==> run a: inputs <==
// apb_top
module apb_top(
    input        pclk,
    input        presetn,
    input        start,
    input        write,
    input [31:0] addr,
    input [31:0] wdata,
    input [3:0]  strb,
    input [2:0]  prot,
    output [31:0] rdata,
    output        done,
    output        error
);
Settings: LEC_CHECK=0, ABC_AREA=0, CAP_MARGIN=30, CORE_ASPECT_RATIO=1.03, CORE_MARGIN=2, CORE_UTILIZATION=72, CTS_CLUSTER_DIAMETER=356, CTS_CLUSTER_SIZE=15, GPL_ROUTABILITY_DRIVEN=1, PLACE_DENSITY_LB_ADDON=0.05, SETUP_SLACK_MARGIN=0.11, SLEW_MARGIN=30; clock period 2.33 ns.
run.sh (not shown) runs the stock make flow with config.mk's settings and CLKGATE_MAP_FILE=.
==> run b (differences from run a) <==
Settings changed: ABC_AREA 0 to not set, CAP_MARGIN 30 to 20, CORE_ASPECT_RATIO 1.03 to not set, CORE_UTILIZATION 72 to 67, CTS_CLUSTER_DIAMETER 356 to 242, CTS_CLUSTER_SIZE 15 to 30, GPL_ROUTABILITY_DRIVEN 1 to not set, PLACE_DENSITY_LB_ADDON 0.05 to not set, SETUP_SLACK_MARGIN 0.11 to not set, SLEW_MARGIN 30 to 20.
==> flow/constraint.sdc (replaced) <==
create_clock -name core_clock -period 3.44 [get_ports {pclk}]
set_input_delay 0.6880 -clock core_clock [delete_from_list [all_inputs] [get_ports {pclk}]]
set_output_delay 0.6880 -clock core_clock [all_outputs]
set_load 0.01 [all_outputs]
==> run c (differences from run a) <==
Settings changed: ABC_AREA 0 to 1, CAP_MARGIN 30 to 20, CORE_ASPECT_RATIO 1.03 to not set, CORE_UTILIZATION 72 to 68, CTS_CLUSTER_DIAMETER 356 to 400, CTS_CLUSTER_SIZE 15 to not set, GPL_ROUTABILITY_DRIVEN 1 to not set, PLACE_DENSITY_LB_ADDON 0.05 to not set, SETUP_SLACK_MARGIN 0.11 to not set, SLEW_MARGIN 30 to 20.
==> flow/constraint.sdc (replaced) <==
create_clock -name core_clock -period 1.66 [get_ports {pclk}]
set_input_delay 0.3320 -clock core_clock [delete_from_list [all_inputs] [get_ports {pclk}]]
set_output_delay 0.3320 -clock core_clock [all_outputs]
set_load 0.01 [all_outputs]
==> comparison table <==
Summed standard-cell area reported by yosys: run c 18,000 sq um; run a 18,800 sq um; run b 18,800 sq um
Compound-gate portion of the synthesized area: run c 14.1%; run a 2.27%; run b 2.27%
Die Footprint: run c 27,700 sq um; run a 27,500 sq um; run b 29,500 sq um
Combinational gate count: run c 1,358; run a 680; run b 680
Proportion of cell area occupied by multi-input gates: run c 31.2%; run a 35.2%; run b 37.1%
Data arrival, critical path: run c 2.52 ns; run a 2.63 ns; run b 3.10 ns
Worst-path maximum fanout: run c 6; run a 16; run b 21
Net Sw Power: run c 8.94 mW; run a 5.32 mW; run b 3.32 mW
Mapped cell area: run c 18,000 sq um; run a 18,800 sq um; run b 18,800 sq um
Most repeated cell in the gate-level netlist after synthesis: run c nand2_1; run a dfrtp_1; run b dfrtp_1
Depth of the CTS H-tree: run c 2; run a 2; run b 1
Static Leak: run c 10.7 nW; run a 10.7 nW; run b 10.0 nW
Layout fillers: run c 1,319; run a 1,111; run b 1,731
Worst R2R Path Depth: run c 11; run a 7; run b 4
Storage element area: run c 10,800 sq um; run a 10,800 sq um; run b 10,800 sq um
Area share of the largest cell type after synthesis: run c 59.8%; run a 57.0%; run b 57.0%
Outcome: run c failed layout checks; run a no timing/DRC/antenna violations; run b no timing/DRC/antenna violations
Reasons for failing layout checks: run c setup timing; run a -; run b -
Detailed-route wire length per cell: run c 19.7 um; run a 25.5 um; run b 22.6 um
Non-Clock Inverter Count: run c 83; run a 5; run b 5
Number of buffers inserted during clock tree synthesis: run c 43; run a 34; run b 18
Register clock-pin slew on the reported worst setup and hold paths: run c 0.06 ns; run a 0.07 ns; run b 0.11 ns
Count of placed standard cells including taps: run c 2,418; run a 1,634; run b 1,630
Switching fraction of total power: run c 32.1%; run a 29.9%; run b 30.8%
Number of non-filler instances in the completed layout: run c 2,519; run a 1,696; run b 1,657
Final nets: run c 2,229; run a 1,421; run b 1,347

---

==> run M <==
==> flow/design.v <==
`timescale 1ns / 1ps
module apb_master(
    input pclk, presetn, pready, pslverr, 
    input [31:0] prdata,wdata,addr,
    input start,write,
    input [3:0] strb,
    input [2:0] prot,
    output reg psel,penable,pwrite,
    output reg [31:0] paddr,pwdata,
    output reg [3:0] pstrb,
    output reg [2:0] pprot,
    output reg done,error,
    output reg [31:0] rdata
    );
    parameter idle=2'b00,
              setup=2'b01,
              access=2'b10;
    reg [1:0] state, next;  
    always @(posedge pclk, negedge presetn) 
    begin
        if(!presetn) state<=idle;
        else state<=next;
    end 
    always @(*) begin
        case(state)
        idle: next = start?setup:idle;
        setup: next = access;
        access: next=pready?idle:access;
        default: next=idle;
    endcase    
    end 
    always @(posedge pclk,negedge presetn)
    begin
        if(!presetn) begin
        psel<=0;
        penable<=0;
        done<=0;
        error<=0;
        paddr <= 0;
        pwrite <= 0;
        pwdata <= 0;
        pstrb <= 0;
        pprot <= 0;
        rdata <= 0;
        end else begin
        case(state)
        idle: begin
            done<=0;
            error<=0;
            psel<=0;
            penable<=0;
        end
        setup: begin
            psel<=1;
            penable<=0;
            paddr<=addr;
            pwrite<=write;
            pwdata<=wdata;
            pstrb<=strb;
            pprot<=prot;
        end
        access: begin
            penable<=1;
            if(pready) begin
                done<=1;
                error<=pslverr;
                if(!write) rdata<=prdata;
            end
        end
    endcase
    end
    end      
endmodule
`timescale 1ns / 1ps
module apb_slave #(
    parameter base_addr = 32'h0000_0000
)(
    input         pclk,
    input         presetn,
    input         psel,
    input         penable,
    input         pwrite,
    input  [31:0] paddr,
    input  [31:0] pwdata,
    input  [3:0]  pstrb,
    input  [2:0]  pprot,
    output reg [31:0] prdata,
    output reg        pready,
    output reg        pslverr
);
    reg [31:0] regfile [0:3];
    wire [1:0] reg_sel    = paddr[3:2];
    wire       addr_valid = (paddr[31:4] == base_addr[31:4]);
    always @(posedge pclk or negedge presetn) begin
        if (!presetn) begin
            pready <= 0;
        end else begin
            pready <= (psel && penable);  
        end
    end
    always @(posedge pclk or negedge presetn) begin
        if (!presetn) begin
            pslverr <= 0;
        end else if (psel && penable) begin
            pslverr <= ~addr_valid;
        end else begin
            pslverr <= 0;
        end
    end
    always @(posedge pclk or negedge presetn) begin
        if (!presetn) begin
            regfile[0] <= 0;
            regfile[1] <= 0;
            regfile[2] <= 0;
            regfile[3] <= 0;
        end else if (psel && penable && pwrite && addr_valid) begin
            if (pstrb[0]) regfile[reg_sel][7:0]   <= pwdata[7:0];
            if (pstrb[1]) regfile[reg_sel][15:8]  <= pwdata[15:8];
            if (pstrb[2]) regfile[reg_sel][23:16] <= pwdata[23:16];
            if (pstrb[3]) regfile[reg_sel][31:24] <= pwdata[31:24];
        end
    end
    always @(posedge pclk or negedge presetn) begin
        if (!presetn) begin
            prdata <= 0;
        end else if (psel && penable && !pwrite && addr_valid) begin
            prdata <= regfile[reg_sel];
        end
    end
endmodule
`timescale 1ns / 1ps
module apb_top(
    input        pclk,
    input        presetn,
    input        start,
    input        write,
    input [31:0] addr,
    input [31:0] wdata,
    input [3:0]  strb,
    input [2:0]  prot,
    output [31:0] rdata,
    output        done,
    output        error
);
    wire        psel;
    wire        penable;
    wire        pwrite;
    wire [31:0] paddr;
    wire [31:0] pwdata;
    wire [3:0]  pstrb;
    wire [2:0]  pprot;
    wire [31:0] prdata_int;
    wire        pready_int;
    wire        pslverr_int;
    wire psel0 = psel && (paddr[31:12] == 20'h00000);   
    wire psel1 = psel && (paddr[31:12] == 20'h0001);   
    wire [31:0] prdata0;
    wire        pready0;
    wire        pslverr0;
    wire [31:0] prdata1;
    wire        pready1;
    wire        pslverr1;
    assign prdata_int = psel0 ? prdata0
                      : psel1 ? prdata1
                      : 32'h0000_0000;
    assign pready_int = psel0 ? pready0
                      : psel1 ? pready1
                      : penable;
    assign pslverr_int= psel0 ? pslverr0
                      : psel1 ? pslverr1
                      : 1'b1;
    apb_master master (
        .pclk    (pclk),
        .presetn (presetn),
        .start   (start),
        .write   (write),
        .addr    (addr),
        .wdata   (wdata),
        .strb    (strb),
        .prot    (prot),
        .psel    (psel),
        .penable (penable),
        .pwrite  (pwrite),
        .paddr   (paddr),
        .pwdata  (pwdata),
        .pstrb   (pstrb),
        .pprot   (pprot),
        .done    (done),
        .error   (error),
        .rdata   (rdata),
        .prdata  (prdata_int),
        .pready  (pready_int),
        .pslverr (pslverr_int)
    );
    apb_slave #(.base_addr(32'h0000_0000)) slave0 (
        .pclk    (pclk),
        .presetn (presetn),
        .psel    (psel0),
        .penable (penable),
        .pwrite  (pwrite),
        .paddr   (paddr),
        .pwdata  (pwdata),
        .pstrb   (pstrb),
        .pprot   (pprot),
        .prdata  (prdata0),
        .pready  (pready0),
        .pslverr (pslverr0)
    );
    apb_slave #(.base_addr(32'h0000_1000)) slave1 (
        .pclk    (pclk),
        .presetn (presetn),
        .psel    (psel1),
        .penable (penable),
        .pwrite  (pwrite),
        .paddr   (paddr),
        .pwdata  (pwdata),
        .pstrb   (pstrb),
        .pprot   (pprot),
        .prdata  (prdata1),
        .pready  (pready1),
        .pslverr (pslverr1)
    );
endmodule
==> flow/run.sh <==
#!/bin/bash
# the make line also repeats each setting of config.mk as NAME=value (left out here)
make -C /OpenROAD-flow-scripts/flow DESIGN_CONFIG=/design/flow/config.mk WORK_HOME=/design/flow/orfs CLKGATE_MAP_FILE= finish
==> flow/config.mk <==
export PLATFORM = sky130hd
export DESIGN_NAME = apb_top
export DESIGN_NICKNAME = apb_top
export VERILOG_FILES = /design/flow/design.v
export SDC_FILE = /design/flow/constraint.sdc
export NUM_CORES = 4
export LEC_CHECK = 0
export ABC_AREA = 1
export CAP_MARGIN = 30
export CORE_ASPECT_RATIO = 1.03
export CORE_MARGIN = 2
export CORE_UTILIZATION = 16
export CTS_CLUSTER_DIAMETER = 220
export CTS_CLUSTER_SIZE = 15
export GPL_ROUTABILITY_DRIVEN = 1
export PLACE_DENSITY_LB_ADDON = 0.14
export SETUP_SLACK_MARGIN = 0.11
export SLEW_MARGIN = 30
==> flow/constraint.sdc <==
create_clock -name core_clock -period 2.38 [get_ports {pclk}]
set_input_delay 0.4760 -clock core_clock [delete_from_list [all_inputs] [get_ports {pclk}]]
set_output_delay 0.4760 -clock core_clock [all_outputs]
set_load 0.01 [all_outputs]
==> inputs of run R, as changes to run M <==
Settings changed: ABC_AREA 1 to 0, CAP_MARGIN 30 to 0, CORE_UTILIZATION 16 to 72, CTS_CLUSTER_DIAMETER 220 to 356, PLACE_DENSITY_LB_ADDON 0.14 to 0.05, SETUP_SLACK_MARGIN 0.11 to -0.18.
==> flow/constraint.sdc (replaced) <==
create_clock -name core_clock -period 1.71 [get_ports {pclk}]
set_input_delay 0.3420 -clock core_clock [delete_from_list [all_inputs] [get_ports {pclk}]]
set_output_delay 0.3420 -clock core_clock [all_outputs]
set_load 0.01 [all_outputs]
==> inputs of run P, as changes to run M <==
Settings changed: ABC_AREA 1 to default, CAP_MARGIN 30 to 20, CORE_ASPECT_RATIO 1.03 to default, CORE_UTILIZATION 16 to 46, CTS_CLUSTER_DIAMETER 220 to default, CTS_CLUSTER_SIZE 15 to default, GPL_ROUTABILITY_DRIVEN 1 to default, PLACE_DENSITY_LB_ADDON 0.14 to default, SETUP_SLACK_MARGIN 0.11 to default, SLEW_MARGIN 30 to 20.
==> flow/constraint.sdc (replaced) <==
create_clock -name core_clock -period 3.0 [get_ports {pclk}]
set_input_delay 0.6000 -clock core_clock [delete_from_list [all_inputs] [get_ports {pclk}]]
set_output_delay 0.6000 -clock core_clock [all_outputs]
set_load 0.01 [all_outputs]
==> inputs of run F, as changes to run M <==
Settings changed: CAP_MARGIN 30 to 0, CORE_ASPECT_RATIO 1.03 to 1.32, CORE_UTILIZATION 16 to 72, CTS_CLUSTER_DIAMETER 220 to 400, GPL_ROUTABILITY_DRIVEN 1 to default, HOLD_SLACK_MARGIN from default to 0.29, PLACE_DENSITY from default to 0.38, PLACE_DENSITY_LB_ADDON 0.14 to default, SETUP_SLACK_MARGIN 0.11 to default, SLEW_MARGIN 30 to 40, TNS_END_PERCENT from default to 10.
==> flow/constraint.sdc (replaced) <==
create_clock -name core_clock -period 1.7 [get_ports {pclk}]
set_input_delay 0.3400 -clock core_clock [delete_from_list [all_inputs] [get_ports {pclk}]]
set_output_delay 0.3400 -clock core_clock [all_outputs]
set_load 0.01 [all_outputs]
==> comparison <==
Run F ran to the end with violations: negative setup slack. Run M produced a clean layout. Run R ran to the end with violations: negative setup slack. Run P finished with timing, DRC and antenna clean. In run F the global-route usage is higher than in run P, by 18 points. Between run F and run P, the lower non-clock buffer count is in run P (gap 74). Of run M and run F, run F has the higher power (gap about 30%, measured against run F). Setup slack: run M is better than run F (0.74 ns).
==> figures <==
Status: run P finished clean; run R failed layout checks; run F failed layout checks; run M finished clean
Reasons for failing layout checks: run P -; run R negative setup slack; run F negative setup slack; run M -
Sequential Power Share: run P 47.4%; run R 49.3%; run F 48.1%; run M 48.1%
Total standard cell area after synthesis: run P 0.0188 mm2; run R 0.0188 mm2; run F 0.0180 mm2; run M 0.0180 mm2
Taps Inserted: run P 532; run R 341; run F 306; run M 1,449
Basic Gates by Area: run P 6.32%; run R 6.32%; run F 21.7%; run M 21.7%
Critical path depth: run P 6; run R 8; run F 11; run M 14
Number of different library cells in the post-synthesis netlist: run P 41; run R 41; run F 33; run M 33
Global routing met2 resource utilization: run P 33.3%; run R 60.5%; run F 67.1%; run M 17.8%
Clock buffers and inverters, area share: run P 6.92%; run R 4.05%; run F 4.33%; run M 4.21%
R2R cell count: run P 6; run R 8; run F 11; run M 14
Power and IR drop assume default switching activity.
